Setup of run A:
==> flow/design.v <==
/*verilator lint_off MULTITOP*/
module num_rpad #(
    parameter int IN_WIDTH  = 32,
    parameter int OUT_WIDTH = 32
) (
    input  logic [ IN_WIDTH-1:0] in,
    output logic [OUT_WIDTH-1:0] out
);
  localparam int EXTEND = OUT_WIDTH - IN_WIDTH;
  assign out = {in, {EXTEND{1'b0}}};
endmodule
module num_sneg #(
    parameter int WIDTH = 32
) (
    input  logic signed [WIDTH-1:0] in,
    output logic signed [WIDTH-1:0] out
);
  assign out = -in;
endmodule
module num_sabs #(
    parameter int WIDTH = 32
) (
    input  logic signed [WIDTH-1:0] in,
    output logic signed [WIDTH-1:0] out
);
  assign out = in[WIDTH-1] ? -in : in;
endmodule
module num_min #(
    parameter int WIDTH = 32
) (
    input  logic [WIDTH-1:0] left,
    input  logic [WIDTH-1:0] right,
    output logic [WIDTH-1:0] out
);
  assign out = (left < right) ? left : right;
endmodule
module num_max #(
    parameter int WIDTH = 32
) (
    input  logic [WIDTH-1:0] left,
    input  logic [WIDTH-1:0] right,
    output logic [WIDTH-1:0] out
);
  assign out = (left > right) ? left : right;
endmodule
module num_smin #(
    parameter int WIDTH = 32
) (
    input  logic signed [WIDTH-1:0] left,
    input  logic signed [WIDTH-1:0] right,
    output logic signed [WIDTH-1:0] out
);
  assign out = (left < right) ? left : right;
endmodule
module num_smax #(
    parameter int WIDTH = 32
) (
    input  logic signed [WIDTH-1:0] left,
    input  logic signed [WIDTH-1:0] right,
    output logic signed [WIDTH-1:0] out
);
  assign out = (left > right) ? left : right;
endmodule
module num_ssignbit #(
    parameter int WIDTH = 32
) (
    input logic signed [WIDTH-1:0] in,
    output logic out
);
  assign out = in[WIDTH-1];
endmodule
module num_sadd #(
    parameter int LEFT_WIDTH = 32,
    parameter int LEFT_LSB = 0,
    parameter int RIGHT_WIDTH = 32,
    parameter int RIGHT_LSB = 0,
    parameter int OUT_WIDTH = 33
) (
    input  logic signed [ LEFT_WIDTH-1:0] left,
    input  logic signed [RIGHT_WIDTH-1:0] right,
    output logic signed [  OUT_WIDTH-1:0] out
);
  logic signed [  LEFT_LSB+LEFT_WIDTH-1:0] left_aligned;
  logic signed [RIGHT_LSB+RIGHT_WIDTH-1:0] right_aligned;
  assign left_aligned = {left, {LEFT_LSB{1'b0}}};
  assign right_aligned = {right, {RIGHT_LSB{1'b0}}};
  assign out = left_aligned + right_aligned;
endmodule
module num_smul #(
    parameter int LEFT_WIDTH = 32,
    parameter int RIGHT_WIDTH = 32,
    parameter int OUT_WIDTH = 64,
    parameter int OUT_LSB = 0
) (
    input  logic signed [ LEFT_WIDTH-1:0] left,
    input  logic signed [RIGHT_WIDTH-1:0] right,
    input  logic                          go,
    input  logic                          reset,
    input  logic                          clk,
    output logic signed [  OUT_WIDTH-1:0] out,
    output logic                          done
);
  logic [1:0] done_buffer;
  assign done = done_buffer[1];
  logic signed [       LEFT_WIDTH-1:0] left_tmp;
  logic signed [      RIGHT_WIDTH-1:0] right_tmp;
  logic signed [OUT_LSB+OUT_WIDTH-1:0] out_tmp;
  assign out = out_tmp[OUT_LSB+OUT_WIDTH-1:OUT_LSB];
  always_ff @(posedge clk) begin
    if (go) begin
      done_buffer[0] <= 1;
      done_buffer[1] <= done_buffer[0];
    end else begin
      done_buffer <= 0;
    end
  end
  always_ff @(posedge clk) begin
    if (!reset && go) begin
      left_tmp  <= left;
      right_tmp <= right;
    end else begin
      left_tmp  <= 0;
      right_tmp <= 0;
    end
  end
  always_ff @(posedge clk) begin
    if (reset) begin
      out_tmp <= 0;
    end else if (go) begin
      out_tmp <= left_tmp * right_tmp;
    end else begin
      out_tmp <= out_tmp;
    end
  end
endmodule
module smul_q31 (
    input  logic        clk,
    input  logic        reset,
    input  logic        go,
    input  logic [31:0] left,
    input  logic [31:0] right,
    output logic [31:0] out,
    output logic        done
);
  num_smul #(
      .LEFT_WIDTH (32),
      .RIGHT_WIDTH(32),
      .OUT_WIDTH  (32),
      .OUT_LSB    (31)
  ) mul (
      .left (left),
      .right(right),
      .go   (go),
      .reset(reset),
      .clk  (clk),
      .out  (out),
      .done (done)
  );
endmodule
export LEC_CHECK = 0
export ABC_AREA = 1
export CAP_MARGIN = 20
export CORE_ASPECT_RATIO = 1.01
export CORE_MARGIN = 6
export CORE_UTILIZATION = 51
export CTS_CLUSTER_DIAMETER = 173
export CTS_CLUSTER_SIZE = 99
export MAX_ROUTING_LAYER = met4
export PLACE_DENSITY = 0.75
export SLEW_MARGIN = 20
create_clock -name core_clock -period 10.2 [get_ports {clk}]
run.sh (not shown) runs the stock make flow with config.mk's settings and CLKGATE_MAP_FILE=.
diff inputs: run A => run B
- CORE_MARGIN now 2, was 6
- CTS_CLUSTER_DIAMETER no longer set, was 173
- CTS_CLUSTER_SIZE now 66, was 99
- CORE_UTILIZATION now 72, was 51
- PLACE_DENSITY no longer set, was 0.75
- CORE_ASPECT_RATIO no longer set, was 1.01
- ABC_AREA no longer set, was 1
- the clock period (ns, I/O delays scaled along) now 7.08, was 10.2
Notes after the runs:
- From the logs: run B reached the end of the flow and failed the layout checks with negative setup slack.
- Comparing the two runs side by side, run B comes out behind run A on worst setup slack after layout.
- Compare run A and run B | synthesized cell count higher: run A
- When the final numbers for run A and run B were put side by side, the worst-case clock skew turned out to be greater in run B.
- Inverter tally of the final layout excluding the clock network for run B: 45% down relative to run A
- Going from run A to run B, the clock network fraction of design power was found to have gone down by 3.5 points.
- Area growth from synthesis to layout: run B vs run A up 13 points
- Across both runs, yosys stat chip area was lower for run B than for run A.
- Part of the Yosys area used for sequential elements in run B is 0.32 points above run A.
> inputs changed (run B -> run C)
- SETUP_SLACK_MARGIN now 1.22, previously not set
- PLACE_DENSITY_LB_ADDON now 0.23, previously not set
- the clock period (ns, I/O delays scaled along) now 10.2, was 7.08
==> comparison <==
Run C was carried through to the last stage, and its layout satisfied the timing, design-rule and antenna checks.
Placement-stage worst setup slack: run C > run B
Summary: with run B as the reference, cell area after layout in run C moved down by more than 10%.
On run C: final net count is 386 lower than what run B gave.
When the final numbers for run B and run C were put side by side, the detailed-router iteration count before antenna repair turned out to be smaller in run C.
Sort run B and run C by quantity of gates resized following cts asc -> top: run C
Diff run B -> run C: clock share of power climbed 2.4 points; sequential share of layout area now sits higher; total negative slack increased by 11.58 ns relative to the old numbers.
Diff run B -> run C: power decreased 2.0 mW, global-route met3 utilization shows a reduction of 2.2 points.
Setup changes, run C to run D
- SETUP_SLACK_MARGIN no longer set, was 1.22
- CORE_MARGIN now 6, was 2
- CORE_ASPECT_RATIO now 0.5, previously not set
- CTS_CLUSTER_DIAMETER now 204, previously not set
- CORE_UTILIZATION now 59, was 72
- PLACE_DENSITY_LB_ADDON now 0.16, was 0.23
- ABC_AREA now 1, previously not set
==> comparison <==
- Synthesized instance count: higher on run D
- Run D has vertical die dimension below what run C had.
- | count of antenna diodes in the layout | lower: run C |
- Run D ended with every stage complete and zero timing, DRC or antenna violations.
- [run D] area of the mapped netlist rose about 7% relative to run C
- Comparing run D and run C, met2 track demand over resource is higher on run C.
- Where reg2reg setup slack is concerned, run C is better than run D.

* * *

// smul_q31: RTL as listed in full above, without the edits since
clock: 6.5 ns
lec_check: 0
abc_area: 1
cap_margin: 15
core_margin: 2
core_utilization: 72
cts_cluster_size: 80
hold_slack_margin: -0.09
max_routing_layer: met4
place_density: 0.63
setup_slack_margin: -0.45
slew_margin: 20
The baseline finished with setup timing left.
Change:
- ABC_AREA: 1 -> unset
- CAP_MARGIN: 15 -> 20
- CTS_CLUSTER_SIZE: 80 -> 99
- HOLD_SLACK_MARGIN: -0.09 -> unset
- MAX_ROUTING_LAYER: met4 -> unset
- PLACE_DENSITY: 0.63 -> unset
- SETUP_SLACK_MARGIN: -0.45 -> unset
- clock period: 6.5 -> 12.4 ns (I/O delays scaled with it)
Effect: With this change the flow produced a clean layout. Via count goes down by about a fifth. Routed wire length goes down by about a fifth. Register-to-register slack gains 4000 ps. Die area came out lower by a few percent. Worst setup slack improves by 4000 ps. Clock-buffer cell count is unchanged. Cell area shrinks by about a fifth. Hold slack gains 24 ps. Global-route usage decreases by 6.3 points.

* * *

## indigo
Starts from the design.v that is shown in full above.
Settings: LEC_CHECK=0, CAP_MARGIN=20, CORE_MARGIN=2, CORE_UTILIZATION=71, CTS_CLUSTER_DIAMETER=364, PLACE_DENSITY=0.38, SLEW_MARGIN=20; clock period 12.4 ns.
indigo went all the way through the flow, and no timing, DRC or antenna check failed.
Input-level comparison between zinc and indigo:
-- flow/config.mk --
<<< indigo, line 9
export CORE_MARGIN = 2
export CORE_UTILIZATION = 71
export CTS_CLUSTER_DIAMETER = 364
export PLACE_DENSITY = 0.38
export SLEW_MARGIN = 20
>>> zinc, line 9
export CORE_MARGIN = 2
export CORE_UTILIZATION = 72
export PLACE_DENSITY = 0.42
export SLEW_MARGIN = 20
==> flow/constraint.sdc <==
create_clock -name core_clock -period 9.72 [get_ports {clk}]
set_input_delay 1.9440 -clock core_clock [delete_from_list [all_inputs] [get_ports {clk}]]
set_output_delay 1.9440 -clock core_clock [all_outputs]
set_load 0.01 [all_outputs]
==> comparison <==
Sort zinc and indigo by clock power, ascending, and indigo comes first.
Across zinc and indigo, the outcome is the same: a clean finish for every run.
The combined flip-flop and latch cell area in zinc sits 0.32% below the value recorded for indigo.
met1 global-route usage sits higher in zinc than in indigo.
Diff indigo -> zinc | design area | up slightly
Looking at minimum setup slack in the final design, zinc sits 2.71 ns lower than indigo does.
Combinational cell fraction of total power in zinc is 1.6 points below indigo.
Setup changes, zinc to tundra
-- flow/config.mk --
<<< zinc, line 9
export CORE_MARGIN = 2
export CORE_UTILIZATION = 72
export PLACE_DENSITY = 0.42
export SLEW_MARGIN = 20
>>> tundra, line 9
export CORE_MARGIN = 2
export CORE_UTILIZATION = 45
export SETUP_SLACK_MARGIN = 2.5
export SLEW_MARGIN = 20
==> flow/constraint.sdc <==
create_clock -name core_clock -period 8.0 [get_ports {clk}]
set_input_delay 1.6000 -clock core_clock [delete_from_list [all_inputs] [get_ports {clk}]]
set_output_delay 1.6000 -clock core_clock [all_outputs]
set_load 0.01 [all_outputs]
Findings:
Result: PASS for each of zinc and tundra. tundra: via count is 315 lower than what zinc reported. Taking zinc as the reference, in tundra multi-input combinational cell area rose about 3.7%; critical path buffer and inverter count increased 2; final cell count picked up an extra 659. Comparing the two runs side by side, tundra comes out behind zinc on cell area. The final reports for tundra and zinc show power density relative to cell area higher in the former. In the metrics for zinc and tundra, the one carrying the higher synthesis-to-layout area growth is tundra. tundra gives less part of the power in registers than zinc did. Looking at wire length, tundra sits about 8% higher than zinc does.
Inputs modified between tundra and fjord:
-- flow/config.mk --
<<< tundra, line 7
export LEC_CHECK = 0
export CAP_MARGIN = 20
export CORE_MARGIN = 2
export CORE_UTILIZATION = 45
export SETUP_SLACK_MARGIN = 2.5
export SLEW_MARGIN = 20
>>> fjord, line 7
export LEC_CHECK = 0
export ABC_AREA = 1
export CAP_MARGIN = 25
export CELL_PAD_IN_SITES_DETAIL_PLACEMENT = 1
export CELL_PAD_IN_SITES_GLOBAL_PLACEMENT = 3
export CORE_MARGIN = 6
export CORE_UTILIZATION = 37
export CTS_CLUSTER_SIZE = 52
export GPL_ROUTABILITY_DRIVEN = 1
export HOLD_SLACK_MARGIN = 0.15
export PLACE_DENSITY_LB_ADDON = 0.05
export SETUP_SLACK_MARGIN = 2.5
export SLEW_MARGIN = 40
## What came out
- Post-cts gate resize count, tundra and fjord, lower one = tundra.
- Measured against fjord, the mean area per synthesized cell of tundra comes out at 1.2 times the reference value.
- In the metrics for tundra and fjord, the one carrying the higher number of standard cells reported by yosys is fjord.
- Share of the clock period used by the worst path: fjord vs tundra down 7.1 points
- fjord vs tundra — area of the chip climbed by more than a quarter
- Changes observed in fjord relative to tundra: worst slew margin relative to its limit now sits lower; cell area after placement now sits higher; area growth from synthesis to final layout now sits higher; synthesized cell count now sits higher.
Inputs modified between fjord and xenon:
==> flow/config.mk <==
export PLATFORM = sky130hd
export DESIGN_NAME = smul_q31
export DESIGN_NICKNAME = smul_q31
export VERILOG_FILES = /design/flow/design.v
export SDC_FILE = /design/flow/constraint.sdc
export NUM_CORES = 4
export LEC_CHECK = 0
export CAP_MARGIN = 20
export CORE_MARGIN = 2
export CORE_UTILIZATION = 9
export SETUP_SLACK_MARGIN = 2.5
export SLEW_MARGIN = 20
==> flow/constraint.sdc <==
create_clock -name core_clock -period 10.9 [get_ports {clk}]
set_input_delay 2.1800 -clock core_clock [delete_from_list [all_inputs] [get_ports {clk}]]
set_output_delay 2.1800 -clock core_clock [all_outputs]
set_load 0.01 [all_outputs]
==> comparison <==
Fraction of synthesized area in multiplexers, xenon and fjord, lower one = fjord.
Delta (xenon minus fjord): cell total in the yosys stat output lower, power lower, horizontal die size higher.
xenon: global-route wire length before repair is 47000 um lower than what fjord reported.
Summary of the comparison: final instance count without filler cells is higher in xenon, relative to fjord.
Number of well taps grows by more than 100% when moving from fjord to xenon.
Total detailed-routing wirelength: higher on fjord
The endpoint of the worst setup timing path comes out mul.out_tmp[56] in one run and mul.out_tmp[62] in the other, namely in fjord and xenon respectively.

* * *

== run 1 ==
// smul_q31: RTL as listed in full above, without the edits since
clock: 10.5 ns
lec_check: 0
cap_margin: 20
core_margin: 2
core_utilization: 40
gpl_routability_driven: 0
slew_margin: 20
tns_end_percent: 55
Having completed the whole flow, run 1 delivered a layout that passed the timing, design-rule and antenna checks.
For run 2, these inputs were changed with respect to run 1:
--- a/flow/config.mk
+++ b/flow/config.mk
@@ -8,6 +8,6 @@
 export CAP_MARGIN = 20
 export CORE_MARGIN = 2
-export CORE_UTILIZATION = 40
-export GPL_ROUTABILITY_DRIVEN = 0
+export CORE_UTILIZATION = 72
+export PLACE_DENSITY = 0.42
 export SLEW_MARGIN = 20
-export TNS_END_PERCENT = 55
+export TNS_END_PERCENT = 10
==> flow/constraint.sdc <==
create_clock -name core_clock -period 12.4 [get_ports {clk}]
set_input_delay 2.4800 -clock core_clock [delete_from_list [all_inputs] [get_ports {clk}]]
set_output_delay 2.4800 -clock core_clock [all_outputs]
set_load 0.01 [all_outputs]
[summary]
- Per the comparison of run 2 with run 1, area growth from synthesis to layout dropped 2.1 points; flip-flop and latch area dropped about 0.4%; first-pass GRT wire length has decreased.
- Diff run 1 -> run 2 | final total power | down by more than 10%
#### Input delta (run 3 over run 2)
--- a/flow/config.mk
+++ b/flow/config.mk
@@ -6,8 +6,9 @@
 export NUM_CORES = 4
 export LEC_CHECK = 0
+export ABC_AREA = 1
 export CAP_MARGIN = 20
+export CORE_ASPECT_RATIO = 0.7
 export CORE_MARGIN = 2
-export CORE_UTILIZATION = 72
-export PLACE_DENSITY = 0.42
+export CORE_UTILIZATION = 64
 export SLEW_MARGIN = 20
 export TNS_END_PERCENT = 10
Findings:
- Chip footprint came out higher on run 3 than on run 2.
- Comparing run 3 and run 2, final period utilization is lower on run 3.
- Synthesized cell area in run 3 is about 7% above run 2.
- Critical path depth was higher in the run labelled run 3.
- Row net count entering floorplan: run 3 higher / run 2 lower
- Synthesized cell count on run 3 is up relative to run 2.
- Between run 3 and run 2, the combinational fraction of design power is higher for run 3.
- Highest-delay cell along the critical path: sky130_fd_sc_hd__fa_1 -> run 3, sky130_fd_sc_hd__dfxtp_1 -> run 2
- In run 3 relative to run 2, inserted tap cell count had gone up by more than 10%.
- Going from run 2 to run 3, area share of and/or/nand/nor cells after synthesis rose 0.17 points; routed wire length +about 26%; setup slack has increased.
No activity file was given, so power comes from the tool's default toggle rates.
